==> job 6210 <==
Design FIR_low_pass_filter, start of the top module:
module FIR_low_pass_filter(
	input clk,
	input rst,
	input [7:0]FIR_IN,
	output reg [16:0]FIR_OUT
);
Settings: LEC_CHECK=0, ABC_AREA=1, CAP_MARGIN=20, CORE_MARGIN=2, CORE_UTILIZATION=71, CTS_CLUSTER_SIZE=15, HOLD_SLACK_MARGIN=0.3, PLACE_DENSITY_LB_ADDON=0.09, SETUP_SLACK_MARGIN=1.09, SLEW_MARGIN=20; clock period 3.92 ns.
run.sh (not shown) runs the stock make flow with config.mk's settings and CLKGATE_MAP_FILE=.
==> job 6921: changes against job 6210 <==
- CORE_UTILIZATION: 71 -> 72
- CTS_CLUSTER_DIAMETER: default -> 206
- CTS_CLUSTER_SIZE: 15 -> default
- HOLD_SLACK_MARGIN: 0.3 -> default
- SETUP_SLACK_MARGIN: 1.09 -> -0.23
==> flow/constraint.sdc (replaced) <==
create_clock -name core_clock -period 3.25 [get_ports {clk}]
set_input_delay 0.6500 -clock core_clock [delete_from_list [all_inputs] [get_ports {clk}]]
set_output_delay 0.6500 -clock core_clock [all_outputs]
set_load 0.01 [all_outputs]
==> job 1971: changes against job 6210 <==
- CORE_UTILIZATION: 71 -> 70
- CTS_CLUSTER_DIAMETER: default -> 206
- CTS_CLUSTER_SIZE: 15 -> default
- HOLD_SLACK_MARGIN: 0.3 -> default
- SETUP_SLACK_MARGIN: 1.09 -> default
==> job 9285: changes against job 6210 <==
- ABC_AREA: 1 -> default
- CORE_UTILIZATION: 71 -> 35
- CTS_CLUSTER_SIZE: 15 -> default
- HOLD_SLACK_MARGIN: 0.3 -> default
- PLACE_DENSITY_LB_ADDON: 0.09 -> default
- SETUP_SLACK_MARGIN: 1.09 -> default
==> flow/constraint.sdc (replaced) <==
create_clock -name core_clock -period 11.1 [get_ports {clk}]
set_input_delay 2.2200 -clock core_clock [delete_from_list [all_inputs] [get_ports {clk}]]
set_output_delay 2.2200 -clock core_clock [all_outputs]
set_load 0.01 [all_outputs]
==> impl_results.html <==
<h2>Synthesis and place &amp; route</h2>
<table>
<tr><th>Metric</th><th>Value</th></tr>
<tr><th colspan="2">Route</th></tr>
<tr><td>Top routing layer in use</td><td>met5</td></tr>
<tr><th colspan="2">Global routing</th></tr>
<tr><td>Met3 track demand over resource in global routing</td><td>0.02254</td></tr>
<tr><td>Global Route met1 Usage</td><td>0.1973</td></tr>
<tr><th colspan="2">STA</th></tr>
<tr><td>Final setup TNS</td><td>0 ns</td></tr>
<tr><td>Final setup violation count</td><td>0</td></tr>
<tr><th colspan="2">Critical path</th></tr>
<tr><td>Max stage delay on crit path</td><td>0.55 ns</td></tr>
<tr><td>Worst-case register-to-register setup slack</td><td>6.55 ns</td></tr>
<tr><th colspan="2">Yosys</th></tr>
<tr><td>Sequential area share after synthesis</td><td>0.3429</td></tr>
<tr><th colspan="2">Run status</th></tr>
<tr><td>Result of the run</td><td>no timing/DRC/antenna violations</td></tr>
</table>
The numbers above come from job 9285.

==> impl_results.html <==
<h2>Synthesis and place &amp; route</h2>
<table>
<tr><th>Metric</th><th>Value</th></tr>
<tr><th colspan="2">Run status</th></tr>
<tr><td>Result of the run</td><td>finished with violations</td></tr>
<tr><td>Layout check failures</td><td>negative setup slack</td></tr>
<tr><th colspan="2">STA</th></tr>
<tr><td>Final setup violation count</td><td>22</td></tr>
<tr><td>Final setup margin</td><td>-0.4536 ns</td></tr>
<tr><th colspan="2">Global routing</th></tr>
<tr><td>Met3 track demand over resource in global routing</td><td>0.05364</td></tr>
</table>
The numbers above come from job 6921.

==> impl_results.html <==
<h2>Synthesis and place &amp; route</h2>
<table>
<tr><th>Metric</th><th>Value</th></tr>
<tr><th colspan="2">Run status</th></tr>
<tr><td>Result of the run</td><td>no timing/DRC/antenna violations</td></tr>
<tr><th colspan="2">STA</th></tr>
<tr><td>Final setup violation count</td><td>0</td></tr>
<tr><th colspan="2">Critical path</th></tr>
<tr><td>Worst-case register-to-register setup slack</td><td>0.09 ns</td></tr>
<tr><td>Crit path cell chain</td><td>inv_1, fa_1, fa_1, inv_1, fa_1, inv_1, fa_1, inv_2, ha_4, nand2_2, inv_1, nand2_1, nor3_2, nand2_2, nand3_1, nand2_1</td></tr>
<tr><th colspan="2">Yosys</th></tr>
<tr><td>Sequential area share after synthesis</td><td>0.3224</td></tr>
<tr><td>Yosys reg bits</td><td>199</td></tr>
<tr><th colspan="2">Route</th></tr>
<tr><td>Top routing layer in use</td><td>met5</td></tr>
<tr><th colspan="2">Global routing</th></tr>
<tr><td>Global Route met1 Usage</td><td>0.4688</td></tr>
<tr><td>Pin count of the biggest net entering global routing</td><td>93</td></tr>
</table>
The numbers above come from job 6210.

==> impl_results.html <==
<h2>Synthesis and place &amp; route</h2>
<table>
<tr><th>Metric</th><th>Value</th></tr>
<tr><th colspan="2">Run status</th></tr>
<tr><td>Result of the run</td><td>no timing/DRC/antenna violations</td></tr>
<tr><th colspan="2">Critical path</th></tr>
<tr><td>Max stage delay on crit path</td><td>0.54 ns</td></tr>
<tr><td>Worst-case register-to-register setup slack</td><td>0.16 ns</td></tr>
<tr><th colspan="2">Global routing</th></tr>
<tr><td>Met3 track demand over resource in global routing</td><td>0.04835</td></tr>
<tr><th colspan="2">STA</th></tr>
<tr><td>Final setup violation count</td><td>0</td></tr>
<tr><th colspan="2">Yosys</th></tr>
<tr><td>Sequential area share after synthesis</td><td>0.3224</td></tr>
<tr><th colspan="2">Route</th></tr>
<tr><td>Antenna diode count</td><td>0</td></tr>
<tr><td>Top routing layer in use</td><td>met4</td></tr>
</table>
The numbers above come from job 1971.



==> run a <==
Starting RTL as in the previous note.
Settings: LEC_CHECK=0, ABC_AREA=1, CAP_MARGIN=20, CORE_MARGIN=2, CORE_UTILIZATION=72, PLACE_DENSITY_LB_ADDON=0.2, SETUP_SLACK_MARGIN=1.01, SLEW_MARGIN=20; clock period 3.84 ns.
==> run b (differences from run a) <==
- PLACE_DENSITY_LB_ADDON: 0.2 -> not set
- SETUP_SLACK_MARGIN: 1.01 -> not set
==> flow/constraint.sdc (replaced) <==
create_clock -name core_clock -period 5.39 [get_ports {clk}]
set_input_delay 1.0780 -clock core_clock [delete_from_list [all_inputs] [get_ports {clk}]]
set_output_delay 1.0780 -clock core_clock [all_outputs]
set_load 0.01 [all_outputs]
==> run c (differences from run a) <==
- SETUP_SLACK_MARGIN: 1.01 -> -0.16
==> flow/constraint.sdc (replaced) <==
create_clock -name core_clock -period 3.57 [get_ports {clk}]
set_input_delay 0.7140 -clock core_clock [delete_from_list [all_inputs] [get_ports {clk}]]
set_output_delay 0.7140 -clock core_clock [all_outputs]
set_load 0.01 [all_outputs]
==> run d (differences from run a) <==
- ABC_AREA: 1 -> not set
- CORE_UTILIZATION: 72 -> 40
- PLACE_DENSITY_LB_ADDON: 0.2 -> not set
- SETUP_SLACK_MARGIN: 1.01 -> not set
==> flow/constraint.sdc (replaced) <==
create_clock -name core_clock -period 7.0 [get_ports {clk}]
set_input_delay 1.4000 -clock core_clock [delete_from_list [all_inputs] [get_ports {clk}]]
set_output_delay 1.4000 -clock core_clock [all_outputs]
set_load 0.01 [all_outputs]
==> qor summary <==
quantity                                                                   run d                    run b                       run a                       run c
Design area                                                          16,000 um^2              16,700 um^2                 19,500 um^2                 17,300 um^2
Gate count of the mapped netlist                                           1,265                    1,611                       1,611                       1,611
Largest clock skew in the final design                                 0.0130 ns                0.0184 ns                   0.0133 ns                  0.00845 ns
Total number of placement rows                                                69                       53                          53                          53
Most numerous cell on the critical path                                        -                        -      sky130_fd_sc_hd__inv_1      sky130_fd_sc_hd__inv_1
Synth Area in XOR/XNOR                                                     5.01%                    3.35%                       3.35%                       3.35%
Result of the run                                        complete, no violations  complete, no violations  complete, but fails checks  complete, but fails checks
Layout check failures                                                          -                        -                setup timing                setup timing
Mux share of post-synthesis cell area                                    0.0689%                       0%                          0%                          0%
Number of iterations in the first detailed-routing pass                        5                        7                           8                           8
Core Util, Final                                                           44.7%                    79.2%                       92.5%                       82.3%
Latest clock arrival within the worst-skew pair                          0.45 ns                  0.44 ns                     0.46 ns                     0.45 ns
Max Freq                                                               0.222 GHz                0.255 GHz                   0.247 GHz                   0.250 GHz
Number of endpoints failing setup at the final stage                           0                        0                           9                          13


==> build 24: inputs <==
Starting RTL as in the previous note.
Settings: LEC_CHECK=0, ABC_AREA=1, CAP_MARGIN=20, CORE_MARGIN=2, CORE_UTILIZATION=71, CTS_CLUSTER_DIAMETER=372, HOLD_SLACK_MARGIN=0.3, PLACE_DENSITY_LB_ADDON=0.09, SETUP_SLACK_MARGIN=0.96, SLEW_MARGIN=20; clock period 3.25 ns.
==> inputs of build 88, as changes to build 24 <==
- ABC_AREA: 1 -> not set
- CORE_UTILIZATION: 71 -> 65
- CTS_CLUSTER_DIAMETER: 372 -> not set
- HOLD_SLACK_MARGIN: 0.3 -> not set
- PLACE_DENSITY_LB_ADDON: 0.09 -> not set
- SETUP_SLACK_MARGIN: 0.96 -> 1.4
==> flow/constraint.sdc (replaced) <==
create_clock -name core_clock -period 5.17 [get_ports {clk}]
set_input_delay 1.0340 -clock core_clock [delete_from_list [all_inputs] [get_ports {clk}]]
set_output_delay 1.0340 -clock core_clock [all_outputs]
set_load 0.01 [all_outputs]
==> inputs of build 5, as changes to build 24 <==
- CORE_UTILIZATION: 71 -> 72
- CTS_CLUSTER_DIAMETER: 372 -> not set
- HOLD_SLACK_MARGIN: 0.3 -> not set
- PLACE_DENSITY: not set -> 0.35
- PLACE_DENSITY_LB_ADDON: 0.09 -> not set
- SETUP_SLACK_MARGIN: 0.96 -> 0.97
==> flow/constraint.sdc (replaced) <==
create_clock -name core_clock -period 3.84 [get_ports {clk}]
set_input_delay 0.7680 -clock core_clock [delete_from_list [all_inputs] [get_ports {clk}]]
set_output_delay 0.7680 -clock core_clock [all_outputs]
set_load 0.01 [all_outputs]
==> impl_metrics.json <==
{
  "failed_stage": "5_1_grt",
  "simple_gate_share_pct": 12.4,
  "yosys_area_sq_mm": 0.0154,
  "tool.error": "[ERROR GRT-0232] Routing congestion too high. Check the congestion heatmap in the GUI.",
  "cts_hold_buf": 1,
  "outcome": "did not finish",
  "core-area_sq_mm": 0.0212,
  "use_met2_pct": 94.2,
  "ys_top_cells_by_count": "inv_1, nand2_1, ha_1"
}
the above is filed under build 24

==> impl_metrics.json <==
{
  "yosys_area_sq_mm": 0.0154,
  "wl_met2_um": 24200,
  "setup_viol": 8,
  "rows": 53,
  "setup_ws_ns": -0.112,
  "use_met2_pct": 62.6,
  "globalplace.congestion": 0.909,
  "ys_top_cells_by_count": "inv_1, nand2_1, ha_1",
  "antenna_found_initial": 3,
  "hp-class": "in2async",
  "outcome": "failed layout checks",
  "simple_gate_share_pct": 12.4,
  "check.faults": "setup timing",
  "cts_hold_buf": 0,
  "core-area_sq_mm": 0.0210,
  "synth_cells": 1611
}
the above is filed under build 5

==> impl_metrics.json <==
{
  "fin_nets": 1726,
  "ys_top_cells_by_count": "inv_1, ha_1, dfrtp_1",
  "nClkBuffers": 19,
  "grt_overflow_total": 0,
  "core-area_sq_mm": 0.0219,
  "hold_depth": 0,
  "cts_hold_buf": 0,
  "outcome": "no timing/DRC/antenna violations",
  "use_met2_pct": 43.2,
  "yosys_area_sq_mm": 0.0145,
  "simple_gate_share_pct": 3.60,
  "syn_area_per_cell_sq_um": 11.5,
  "grt_use_met3_pct": 4.54
}
the above is filed under build 88



==> ember <==
Starting RTL as in the previous note.
## FIR_low_pass_filter
module FIR_low_pass_filter(
	input clk,
	input rst,
	input [7:0]FIR_IN,
	output reg [16:0]FIR_OUT
);
reg[7:0] delay_pipeline1;
reg[7:0] delay_pipeline2;
reg[7:0] delay_pipeline3;
reg[7:0] delay_pipeline4;
reg[7:0] delay_pipeline5;
reg[7:0] delay_pipeline6;
reg[7:0] delay_pipeline7;
reg[7:0] delay_pipeline8;
reg[7:0] delay_pipeline9;
wire[7:0] coeff1 = 8'd7;	 
wire[7:0] coeff2 = 8'd5;
wire[7:0] coeff3 = 8'd51;
wire[7:0] coeff4 = 8'd135;
wire[7:0] coeff5 = 8'd179;
wire[7:0] coeff6 = 8'd135;
wire[7:0] coeff7 = 8'd51;
wire[7:0] coeff8 = 8'd5;
wire[7:0] coeff9 = 8'd7;
reg signed [16:0] multi_data1 ; 
reg signed [16:0] multi_data2 ;
reg signed [16:0] multi_data3 ;
reg signed [16:0] multi_data4 ;
reg signed [16:0] multi_data5 ;
reg signed [16:0] multi_data6 ;
reg signed [16:0] multi_data7 ;
reg signed [16:0] multi_data8 ;
reg signed [16:0] multi_data9 ;
always@(posedge clk or negedge rst)
if(!rst)
begin
	delay_pipeline1 <= 8'b0 ;
	delay_pipeline2 <= 8'b0 ;
	delay_pipeline3 <= 8'b0 ;
	delay_pipeline4 <= 8'b0 ;
	delay_pipeline5 <= 8'b0 ;
	delay_pipeline6 <= 8'b0 ;
	delay_pipeline7 <= 8'b0 ;
	delay_pipeline8 <= 8'b0 ;
	delay_pipeline9 <= 8'b0 ;
end
else
begin
  ...
export LEC_CHECK = 0
export ABC_AREA = 1
export CAP_MARGIN = 15
export CELL_PAD_IN_SITES_DETAIL_PLACEMENT = 0
export CORE_ASPECT_RATIO = 1.05
export CORE_MARGIN = 2
export CORE_UTILIZATION = 72
export CTS_CLUSTER_DIAMETER = 293
export CTS_CLUSTER_SIZE = 81
export GPL_ROUTABILITY_DRIVEN = 0
export HOLD_SLACK_MARGIN = 0.09
export MAX_ROUTING_LAYER = met5
export MIN_ROUTING_LAYER = met1
export PLACE_DENSITY = 0.35
export SETUP_SLACK_MARGIN = 0.62
export SLEW_MARGIN = 20
export TNS_END_PERCENT = 85
create_clock -name core_clock -period 3.32 [get_ports {clk}]
==> indigo (differences from ember) <==
==> flow/config.mk (replaced) <==
export PLATFORM = sky130hd
export DESIGN_NAME = FIR_low_pass_filter
export DESIGN_NICKNAME = FIR_low_pass_filter
export VERILOG_FILES = /design/flow/design.v
export SDC_FILE = /design/flow/constraint.sdc
export NUM_CORES = 4
export LEC_CHECK = 0
export CAP_MARGIN = 20
export CORE_MARGIN = 2
export CORE_UTILIZATION = 72
export CTS_CLUSTER_SIZE = 49
export PLACE_DENSITY_LB_ADDON = 0.0
export SETUP_SLACK_MARGIN = 1.07
export SLEW_MARGIN = 20
==> flow/constraint.sdc (replaced) <==
create_clock -name core_clock -period 3.77 [get_ports {clk}]
set_input_delay 0.7540 -clock core_clock [delete_from_list [all_inputs] [get_ports {clk}]]
set_output_delay 0.7540 -clock core_clock [all_outputs]
set_load 0.01 [all_outputs]
==> fjord (differences from ember) <==
==> flow/config.mk (replaced) <==
export PLATFORM = sky130hd
export DESIGN_NAME = FIR_low_pass_filter
export DESIGN_NICKNAME = FIR_low_pass_filter
export VERILOG_FILES = /design/flow/design.v
export SDC_FILE = /design/flow/constraint.sdc
export NUM_CORES = 4
export LEC_CHECK = 0
export CAP_MARGIN = 20
export CORE_MARGIN = 2
export CORE_UTILIZATION = 40
export SLEW_MARGIN = 20
==> flow/constraint.sdc (replaced) <==
create_clock -name core_clock -period 4.56 [get_ports {clk}]
set_input_delay 0.9120 -clock core_clock [delete_from_list [all_inputs] [get_ports {clk}]]
set_output_delay 0.9120 -clock core_clock [all_outputs]
set_load 0.01 [all_outputs]
==> sierra (differences from ember) <==
==> flow/config.mk (replaced) <==
export PLATFORM = sky130hd
export DESIGN_NAME = FIR_low_pass_filter
export DESIGN_NICKNAME = FIR_low_pass_filter
export VERILOG_FILES = /design/flow/design.v
export SDC_FILE = /design/flow/constraint.sdc
export NUM_CORES = 4
export LEC_CHECK = 0
export ABC_AREA = 1
export CAP_MARGIN = 20
export CORE_ASPECT_RATIO = 1.19
export CORE_MARGIN = 2
export CORE_UTILIZATION = 72
export SLEW_MARGIN = 20
export TNS_END_PERCENT = 50
==> flow/constraint.sdc (replaced) <==
create_clock -name core_clock -period 3.71 [get_ports {clk}]
set_input_delay 0.7420 -clock core_clock [delete_from_list [all_inputs] [get_ports {clk}]]
set_output_delay 0.7420 -clock core_clock [all_outputs]
set_load 0.01 [all_outputs]
==> results <==
sierra ran to the end with violations: setup timing. indigo finished with setup timing left. ember ran to the end with violations: setup timing. fjord finished with timing, DRC and antenna clean.
Worst hold slack, lowest first: ember, sierra, indigo, fjord.
Between sierra and ember, the lower final cell count is in sierra (gap about 4%, measured against ember).
In critical path depth, fjord and ember do not differ.
The highest first-iteration DRC count belongs to ember, the lowest to fjord.
Sequential cell count is the same in fjord and ember.
Of ember and sierra, ember has the higher non-clock buffer count (gap 78).
In ember the via count is higher than in indigo, by 22%.
Global-route usage, highest first: ember, indigo, sierra, fjord.
